== v57 ==
// convolver
module convolver #(
    parameter N = 16,   
    parameter Q = 12,   
    parameter n = 416,  
    parameter k = 3,    
    parameter s = 1,    
    parameter NUM_MAC = 8  
)(
    input wire clk,
    input wire rst,
    input wire en,
    input wire [N-1:0] activation_in,
    input wire [(k*k*N)-1:0] weight, 
    input wire [N-1:0] batch_gamma,  
    input wire [N-1:0] batch_beta,   
    output wire [N-1:0] conv_out
);
Size: roughly 26000 cells after synthesis, ~6700 flip-flops, about 210 I/O pins.
make LEC_CHECK=0 CAP_MARGIN=20 CORE_MARGIN=2 CORE_UTILIZATION=72 CTS_CLUSTER_SIZE=10 PLACE_DENSITY=0.6 SETUP_SLACK_MARGIN=2.8 SLEW_MARGIN=20 finish   # period 11.5 ns
run.sh (not shown) runs the stock make flow with config.mk's settings and CLKGATE_MAP_FILE=.
Completing all stages was not enough for v57: its layout failed the final checks because of negative setup slack.
> inputs changed (v57 -> v7)
Settings: clearing CTS_CLUSTER_SIZE, which used to be 10; swapping 72 for 45 in CORE_UTILIZATION; clearing SETUP_SLACK_MARGIN, which used to be 2.8; swapping 11.5 for 26.0 in the clock period (ns, I/O delays scaled along).
- Of v57 and v7, just one finished clean: v7.
- Delta (v7 minus v57): proportion of cell area occupied by multi-input gates decreased by 0.38 points relative to the old numbers, data required time of the critical path increased by 11600 ps relative to the old numbers, floorplan die height increased by 26% relative to the old numbers.
- The met2 layer usage reported by global route reported for v7 is smaller than that of v57 by 15 points.
- Re synthesized chip area reported by yosys: no difference whatsoever between v7 and v57.
- Met3 track utilization from global routing: v7 < v57
- Cmp v57 and v7 / share of final layout cell area taken by non-clock buffers / lower: v7
Here is what was changed in the inputs of v54 compared with v7.
Settings: swapping 45 for 72 in CORE_UTILIZATION; swapping 26.0 for 15.1 in the clock period (ns, I/O delays scaled along).
Summary — cell count along the critical path, v54 relative to v7: higher, by 6. Summary of v54 over v7: fraction of area in multi-input gates rose 0.21 points; sequential share of layout area held; worst-case reg-to-reg path depth increased by 1 relative to the old numbers. In v54 the implementation ran to completion but is not tape-out ready, as the final checks report negative setup slack.

---

The RTL this note starts from:
==> flow/design.v <==
module convolver #(
    parameter N = 16,   
    parameter Q = 12,   
    parameter n = 416,  
    parameter k = 3,    
    parameter s = 1,    
    parameter NUM_MAC = 8  
)(
    input wire clk,
    input wire rst,
    input wire en,
    input wire [N-1:0] activation_in,
    input wire [(k*k*N)-1:0] weight, 
    input wire [N-1:0] batch_gamma,  
    input wire [N-1:0] batch_beta,   
    output wire [N-1:0] conv_out
);
    reg [N-1:0] line_buffer [(k-1)*n-1:0];
    wire [N-1:0] window_buffer [0:k*k-1];
    integer i;
    always @(posedge clk) begin
        if (rst) begin
            for (i = 0; i < (k-1)*n; i = i + 1) begin
                line_buffer[i] <= 0;
            end
        end else if (en) begin
            for (i = (k-1)*n-1; i > 0; i = i - 1) begin
                line_buffer[i] <= line_buffer[i-1];
            end
            line_buffer[0] <= activation_in;  
        end
    end
    genvar x, y;
    generate
        for (y = 0; y < k; y = y + 1) begin : window_row
            for (x = 0; x < k; x = x + 1) begin : window_col
                if (y == k-1) begin
                    assign window_buffer[y*k + x] = line_buffer[x];  
                end else begin
                    assign window_buffer[y*k + x] = line_buffer[y*n + x];
                end
            end
        end
    endgenerate
    reg [N-1:0] conv_temp;
    always @(*) begin
        conv_temp = 0;
        for (i = 0; i < k*k; i = i + 1) begin
            conv_temp = conv_temp + (($signed(window_buffer[i]) * $signed(weight[i*N +: N])) >>> Q);
        end
    end
    wire [N-1:0] bn_out;
    assign bn_out = (conv_temp * batch_gamma) + batch_beta;
    assign conv_out = (bn_out[N-1]) ? (bn_out >>> 3) : bn_out;  
endmodule
clock: 15.7 ns
lec_check: 0
abc_area: 1
cap_margin: 20
core_margin: 2
core_utilization: 72
cts_cluster_diameter: 352
cts_cluster_size: 13
place_density_lb_addon: 0.03
setup_slack_margin: 2.23
slew_margin: 20
tns_end_percent: 5
The starting point finished with negative setup slack left.
Next try:
Settings changed: ABC_AREA 1 to default, CORE_UTILIZATION 72 to 45, CTS_CLUSTER_DIAMETER 352 to default, CTS_CLUSTER_SIZE 13 to default, PLACE_DENSITY from default to 0.6, PLACE_DENSITY_LB_ADDON 0.03 to default, SETUP_SLACK_MARGIN 2.23 to 5.0, TNS_END_PERCENT 5 to default.
Clock period 15.7 ns to 26.0 ns, I/O delays scaled along.
After rerunning: Now the flow finished with timing, DRC and antenna clean; design area came out higher by 4.6%; core utilization came out lower by 28 points; die size came out higher by 62%; worst setup slack gains 6.0 ns; sequential share of layout area came out lower by 2.0 points; clock skew came out lower by 0.014 ns; hold slack gains 0.063 ns; register-to-register slack gains 10 ns; synthesized area came out higher by 1.4%.
Next try:
Settings changed: CAP_MARGIN 20 to 0, CORE_UTILIZATION 45 to 69, CTS_CLUSTER_SIZE from default to 35, HOLD_SLACK_MARGIN from default to -0.1, PLACE_DENSITY 0.6 to default, SETUP_SLACK_MARGIN 5.0 to 1.82.
Clock period 26.0 ns to 11.1 ns, I/O delays scaled along.
=> With this change the flow finished with negative setup slack left; register-to-register slack gets worse by 15 ns; final cell count drops by 6.8%; setup slack gets worse by 9.2 ns.
Next try:
Settings changed: CAP_MARGIN 0 to 15, CORE_MARGIN 2 to 5, CORE_UTILIZATION 69 to 68, CTS_CLUSTER_SIZE 35 to default, GPL_ROUTABILITY_DRIVEN from default to 1, HOLD_SLACK_MARGIN -0.1 to default, MIN_ROUTING_LAYER from default to met1, PLACE_DENSITY_LB_ADDON from default to 0.2, SETUP_SLACK_MARGIN 1.82 to default, TNS_END_PERCENT from default to 55.
Clock period 11.1 ns to 18.0 ns, I/O delays scaled along.
The changed run finished but failed the layout checks on negative setup slack.
Global-route usage went down by 1.1 points.
Design area drops by about 0.7%.
Clock skew came out lower by 0.015 ns.
Worst setup slack is better by 4.1 ns.
First-iteration DRC count grows by 7.4%.

---

RTL: the design.v shown in full above, as it stands there.
make LEC_CHECK=0 CAP_MARGIN=15 CORE_ASPECT_RATIO=0.92 CORE_MARGIN=2 CORE_UTILIZATION=72 CTS_CLUSTER_SIZE=51 GPL_ROUTABILITY_DRIVEN=1 HOLD_SLACK_MARGIN=-0.09 MIN_ROUTING_LAYER=met1 PLACE_DENSITY_LB_ADDON=0.29 SETUP_SLACK_MARGIN=1.93 SLEW_MARGIN=20 TNS_END_PERCENT=55 finish   # period 15.2 ns
The first run completed and failed the layout checks on negative setup slack.
==> next run, changes <==
- CORE_ASPECT_RATIO: 0.92 -> unset
- CORE_UTILIZATION: 72 -> 70
- HOLD_SLACK_MARGIN: -0.09 -> unset
- PLACE_DENSITY: unset -> 0.67
- PLACE_DENSITY_LB_ADDON: 0.29 -> unset
- SETUP_SLACK_MARGIN: 1.93 -> 4.53
- clock period: 15.2 -> 18.0 ns (I/O delays scaled with it)
Result: The changed run finished but fails on negative setup slack. Clock-buffer cell count is higher by 60. Cell count is lower by 0.38%. Critical path depth is lower by 6. Routed wire length is lower by 4.2%. Area after synthesis stays the same. Sequential cell count does not change. Final area is lower by 0.44%.
==> next run, changes <==
- ABC_AREA: unset -> 1
- CORE_UTILIZATION: 70 -> 72
- CTS_CLUSTER_DIAMETER: unset -> 318
- CTS_CLUSTER_SIZE: 51 -> 13
- PLACE_DENSITY: 0.67 -> unset
- PLACE_DENSITY_LB_ADDON: unset -> 0.2
- SETUP_SLACK_MARGIN: 4.53 -> 2.03
- TNS_END_PERCENT: 55 -> 5
- clock period: 18.0 -> 14.5 ns (I/O delays scaled with it)
The changed run finished with negative setup slack left.
Worst hold slack degrades by 0.080 ns.
First-iteration DRC count increases by well over a third.
Core utilization increases by 0.57 points.
Synthesized cell count increases by a quarter to a third.
==> next run, changes <==
- CAP_MARGIN: 15 -> 20
- CTS_CLUSTER_DIAMETER: 318 -> unset
- CTS_CLUSTER_SIZE: 13 -> 14
- GPL_ROUTABILITY_DRIVEN: 1 -> unset
- MIN_ROUTING_LAYER: met1 -> unset
- PLACE_DENSITY: unset -> 0.74
- PLACE_DENSITY_LB_ADDON: 0.2 -> unset
- SETUP_SLACK_MARGIN: 2.03 -> 1.84
- TNS_END_PERCENT: 5 -> unset
- clock period: 14.5 -> 15.2 ns (I/O delays scaled with it)
The new run reached the layout checks and failed them: negative setup slack.
Register-to-register slack improved by 0.68 ns.
Die size does not change.
Count of clock-buffer cells in the layout went up by 359.

---

Setup of red:
Starts from the design.v that is shown in full above.
clock: 11.1 ns
lec_check: 0
cap_margin: 20
core_margin: 2
core_utilization: 69
cts_cluster_size: 35
slew_margin: 20
STATUS run=red STAGES=ALL_DONE FINAL_CHECKS=FAILED CAUSE=negative setup slack
What blue does differently from red at the input level:
Settings: changing CORE_UTILIZATION from 69 to 20; setting MAX_ROUTING_LAYER to met5 for the first time; setting GPL_TIMING_DRIVEN to 0 for the first time; removing CTS_CLUSTER_SIZE (formerly 35); setting MIN_ROUTING_LAYER to met1 for the first time; setting SETUP_SLACK_MARGIN to 3.73 for the first time; setting CELL_PAD_IN_SITES_DETAIL_PLACEMENT to 1 for the first time; changing the clock period (ns, I/O delays scaled along) from 11.1 to 32.9.
==> results <==
- The total wirelength of the detailed-routed design reported for blue is greater than that of red by 160000 microns.
- blue ended up with a higher required time reported for the critical path endpoint than red did.
- [blue vs red] final cell count: higher in blue
- On global-route wire length before repair: blue sits above red.
- The run showing the smaller final net count is red.
- Reported for blue and red, final antenna-violating net count turned out identical to the last digit.
- The final reports for blue and red show count of placed standard cells including taps higher in the former.
- blue ran to completion and came out clean on the timing, design-rule and antenna checks.
## Diff of input files: green against blue
Settings: an added GPL_ROUTABILITY_DRIVEN of 0; an added CORE_ASPECT_RATIO of 1.29; a change of SLEW_MARGIN from 20 to 35; an added CTS_CLUSTER_DIAMETER of 32; a change of CORE_MARGIN from 2 to 8; an added ABC_AREA of 1; a deleted SETUP_SLACK_MARGIN that had been 3.73; a change of CORE_UTILIZATION from 20 to 45; a deleted MIN_ROUTING_LAYER that had been met1; an added PLACE_DENSITY_LB_ADDON of 0.21; an added TNS_END_PERCENT of 35; a change of the clock period (ns, I/O delays scaled along) from 32.9 to 18.2.
==> results <==
- To summarise green: no stage aborted, but the layout did not pass its checks, failing on negative setup slack.
- Summary — minimum hold slack, green relative to blue: lower, by 0.024 ns.
- Compared with blue, in green global-route wire length before repair went up 28%; global-route usage over all layers went up 16 points; number of placed instances, taps included went down 1631.
- On count of non-filler cells in the finished layout: between green and blue, it ends up lower for green.
- Going from blue to green, the combinational share of cell area was found to have gone down by 2.7 points.
Here is what was changed in the inputs of orange compared with green.
Settings: GPL_TIMING_DRIVEN no longer set, was 0; TNS_END_PERCENT no longer set, was 35; CORE_MARGIN now 2, was 8; SLEW_MARGIN now 20, was 35; CORE_UTILIZATION now 72, was 45; GPL_ROUTABILITY_DRIVEN no longer set, was 0; CTS_CLUSTER_SIZE now 13, previously not set; CORE_ASPECT_RATIO now 0.5, was 1.29; PLACE_DENSITY_LB_ADDON now 0.2, was 0.21; MAX_ROUTING_LAYER no longer set, was met5; CELL_PAD_IN_SITES_DETAIL_PLACEMENT no longer set, was 1; CTS_CLUSTER_DIAMETER now 93, was 32; SETUP_SLACK_MARGIN now 2.05, previously not set; the clock period (ns, I/O delays scaled along) now 14.5, was 18.2.
## What came out
The final report for orange shows a completed flow and a layout that fails verification, specifically negative setup slack. Looking only at required time of the critical path, and setting everything else aside, the lower value of orange and green goes to orange. Against green, count of filler cells inserted in the layout in orange fell by more than half. Looking at final core utilization, orange sits 25 points higher than green does. Higher routed wirelength normalized by instance count was reported by green, not orange. The capturing element of the worst setup path comes out conv_out[9] in one run and conv_out[7] in the other, namely in green and orange respectively. orange vs. green: post-route standard cell area excluding fillers -8.5%; number of non-clock buffers -59%; hold slack +0.0036 ns. Final worst-path cycle share: lower on green.

---

Starts from the design.v that is shown in full above.
clock: 14.5 ns
lec_check: 0
abc_area: 1
cap_margin: 15
core_margin: 2
core_utilization: 72
gpl_routability_driven: 1
min_routing_layer: met1
place_density_lb_addon: 0.2
setup_slack_margin: 2.03
slew_margin: 20
tns_end_percent: 55
The first run produced a layout that fails on setup timing.
Next try:
Settings changed: ABC_AREA 1 to default, CAP_MARGIN 15 to 20, CTS_CLUSTER_SIZE from default to 10, GPL_ROUTABILITY_DRIVEN 1 to default, MIN_ROUTING_LAYER met1 to default, PLACE_DENSITY from default to 0.37, PLACE_DENSITY_LB_ADDON 0.2 to default, SETUP_SLACK_MARGIN 2.03 to default, TNS_END_PERCENT 55 to default.
Clock period 14.5 ns to 11.5 ns, I/O delays scaled along.
=>
- The changed run finished but fails on setup timing
- count of clock-buffer cells in the layout falls by 202
- worst setup slack got worse by 2.3 ns
- non-clock buffer count shrinks by 45
- global-route usage falls by 4.8 points
- first-iteration DRC count went down by 47%
- hold slack gets better by 0.053 ns
Next try:
Settings changed: CORE_UTILIZATION 72 to 69, CTS_CLUSTER_SIZE 10 to 35, HOLD_SLACK_MARGIN from default to -0.08, PLACE_DENSITY 0.37 to default, SETUP_SLACK_MARGIN from default to 1.82.
Clock period 11.5 ns to 11.1 ns, I/O delays scaled along.
After rerunning: The new run ran to the end with violations: setup timing. Non-clock buffer count rose by 27. Die size increases by 4.3%. Synthesized area is unchanged.
